==> job 659: inputs <==
// Classic_Pong_Top
module Classic_Pong_Top (
    input clk_i,
    input rst_i,
    input UART_RX_i,
    input sw1_i,
    input sw2_i,
    input sw3_i,
    input sw4_i,
    output VGA_Hsync_o,
    output VGA_Vsync_o,
    output VGA_Red_0_o,
    output VGA_Red_1_o,
    output VGA_Red_2_o,
    output VGA_Grn_0_o,
    output VGA_Grn_1_o,
    output VGA_Grn_2_o,
    output VGA_Blu_0_o,
    output VGA_Blu_1_o,
    output VGA_Blu_2_o
);
export LEC_CHECK = 0
export ABC_AREA = 1
export CAP_MARGIN = 20
export CORE_ASPECT_RATIO = 0.83
export CORE_MARGIN = 2
export CORE_UTILIZATION = 72
export CTS_CLUSTER_SIZE = 15
export GPL_ROUTABILITY_DRIVEN = 0
export HOLD_SLACK_MARGIN = 0.29
export PLACE_DENSITY_LB_ADDON = 0.02
export SETUP_SLACK_MARGIN = 1.58
export SLEW_MARGIN = 20
create_clock -name core_clock -period 5.31 [get_ports {clk_i}]
run.sh (not shown) runs the stock make flow with config.mk's settings and CLKGATE_MAP_FILE=.
==> job 4229: changes against job 659 <==
==> flow/config.mk (replaced) <==
export PLATFORM = sky130hd
export DESIGN_NAME = Classic_Pong_Top
export DESIGN_NICKNAME = Classic_Pong_Top
export VERILOG_FILES = /design/flow/design.v
export SDC_FILE = /design/flow/constraint.sdc
export NUM_CORES = 4
export LEC_CHECK = 0
export CAP_MARGIN = 20
export CORE_MARGIN = 2
export CORE_UTILIZATION = 40
export PLACE_DENSITY = 0.6
export SLEW_MARGIN = 20
==> flow/constraint.sdc (replaced) <==
create_clock -name core_clock -period 40.0 [get_ports {clk_i}]
set_input_delay 8.0000 -clock core_clock [delete_from_list [all_inputs] [get_ports {clk_i}]]
set_output_delay 8.0000 -clock core_clock [all_outputs]
set_load 0.01 [all_outputs]
==> reports/results.ini <==
[cells_and_area]
sh_seq_area=0.3248
fin_nets=2664
inverters=355

[logic_synthesis]
synth_seq_share=0.3482
avgSynthCellArea_sq_um=7.012

[worst_setup_path]
cp_slowest_cell=dfxtp_1

[die]
nWellTaps=324
dieWidth_um=177.0
die_h_um=147.6

[grt]
grt_max_degree=40
grt_pass1_wl_mm=69.93

[run_status]
status=timing/DRC/antenna clean

[power]
p_per_area_nw_per_um2=237.3

[timing]
setup_slack_ns=2.169

The numbers above come from job 659.

==> reports/results.ini <==
[run_status]
status=timing/DRC/antenna clean

[timing]
setup_slack_ns=30.45

[worst_setup_path]
cp_slowest_cell=clkdlybuf4s50_1

[cells_and_area]
sh_seq_area=0.3478
inverters=76

[grt]
grt_pass1_wl_mm=56.07
grt_max_degree=55

[die]
nWellTaps=525
dieWidth_um=204.1

The numbers above come from job 4229.


---

==> inputs of run C <==
Starting RTL as in the previous note.
clock: 5.31 ns
lec_check: 0
abc_area: 1
cap_margin: 40
core_aspect_ratio: 1.34
core_margin: 2
core_utilization: 72
cts_cluster_size: 10
place_density: 0.38
setup_slack_margin: 1.51
slew_margin: 20
==> inputs of run M, as changes to run C <==
ABC_AREA = unset   (was 1)
CAP_MARGIN = 20   (was 40)
CORE_ASPECT_RATIO = unset   (was 1.34)
CORE_UTILIZATION = 66   (was 72)
CTS_CLUSTER_SIZE = unset   (was 10)
PLACE_DENSITY = unset   (was 0.38)
SETUP_SLACK_MARGIN = unset   (was 1.51)
==> flow/constraint.sdc (replaced) <==
create_clock -name core_clock -period 10.9 [get_ports {clk_i}]
set_input_delay 2.1800 -clock core_clock [delete_from_list [all_inputs] [get_ports {clk_i}]]
set_output_delay 2.1800 -clock core_clock [all_outputs]
set_load 0.01 [all_outputs]
==> inputs of run A, as changes to run C <==
CAP_MARGIN = 20   (was 40)
CORE_ASPECT_RATIO = unset   (was 1.34)
CTS_CLUSTER_DIAMETER = 364   (was unset)
CTS_CLUSTER_SIZE = 15   (was 10)
GPL_ROUTABILITY_DRIVEN = 0   (was unset)
GPL_TIMING_DRIVEN = 0   (was unset)
PLACE_DENSITY = unset   (was 0.38)
PLACE_DENSITY_LB_ADDON = 0.02   (was unset)
SETUP_SLACK_MARGIN = unset   (was 1.51)
==> inputs of run Z, as changes to run C <==
ABC_AREA = unset   (was 1)
CAP_MARGIN = 20   (was 40)
CORE_ASPECT_RATIO = unset   (was 1.34)
CORE_UTILIZATION = 66   (was 72)
CTS_CLUSTER_SIZE = unset   (was 10)
PLACE_DENSITY = unset   (was 0.38)
SETUP_SLACK_MARGIN = unset   (was 1.51)
==> flow/constraint.sdc (replaced) <==
create_clock -name core_clock -period 10.7 [get_ports {clk_i}]
set_input_delay 2.1400 -clock core_clock [delete_from_list [all_inputs] [get_ports {clk_i}]]
set_output_delay 2.1400 -clock core_clock [all_outputs]
set_load 0.01 [all_outputs]
==> qor summary <==
| metric | run A | run M | run Z | run C |
|---|---|---|---|---|
| Total sequential power | 0.00235 W | 0.00115 W | 0.00117 W | 0.00236 W |
| Fill cell count | 1815 | 1960 | 1887 | 1803 |
| Met3 global-route usage | 0.0354 | 0.0299 | 0.0299 | 0.0382 |
| Xor and xnor area share after synthesis | 0.0397 | 0.129 | 0.129 | 0.0397 |
| Number of global-route vias before repair | 16174 | 12005 | 11883 | 16134 |
| Data arrival time of the worst path | 3740 ps | 1580 ps | 1580 ps | 3410 ps |
| Hold path startpoint | VGA_Sync_Porch_Inst.blu_video_r[1] | Pong_Top_Inst.state_r[1] | Pong_Top_Inst.state_r[1] | Pong_Top_Inst.VGA_Sync_Count_Inst.Hsync_o |
| Internal power | 0.00325 W | 0.00187 W | 0.00190 W | 0.00363 W |
| Tap cells | 324 | 324 | 324 | 306 |
| First DRT Iteration DRCs | 1447 | 770 | 740 | 1028 |
| Routed metal-1 wire length | 17900 um | 14900 um | 15100 um | 16500 um |
| Total power | 0.00415 W | 0.00236 W | 0.00239 W | 0.00465 W |
| Met2 routing resource usage after global routing | 0.565 | 0.425 | 0.414 | 0.580 |
| Worst hold path endpoint | VGA_Sync_Porch_Inst.blu_video_o[1] | Pong_Top_Inst.state_r[0] | Pong_Top_Inst.state_r[0] | Pong_Top_Inst.Hsync_o |
| Status | complete, no violations | complete, no violations | complete, no violations | complete, no violations |
Power and IR drop assume default switching activity.
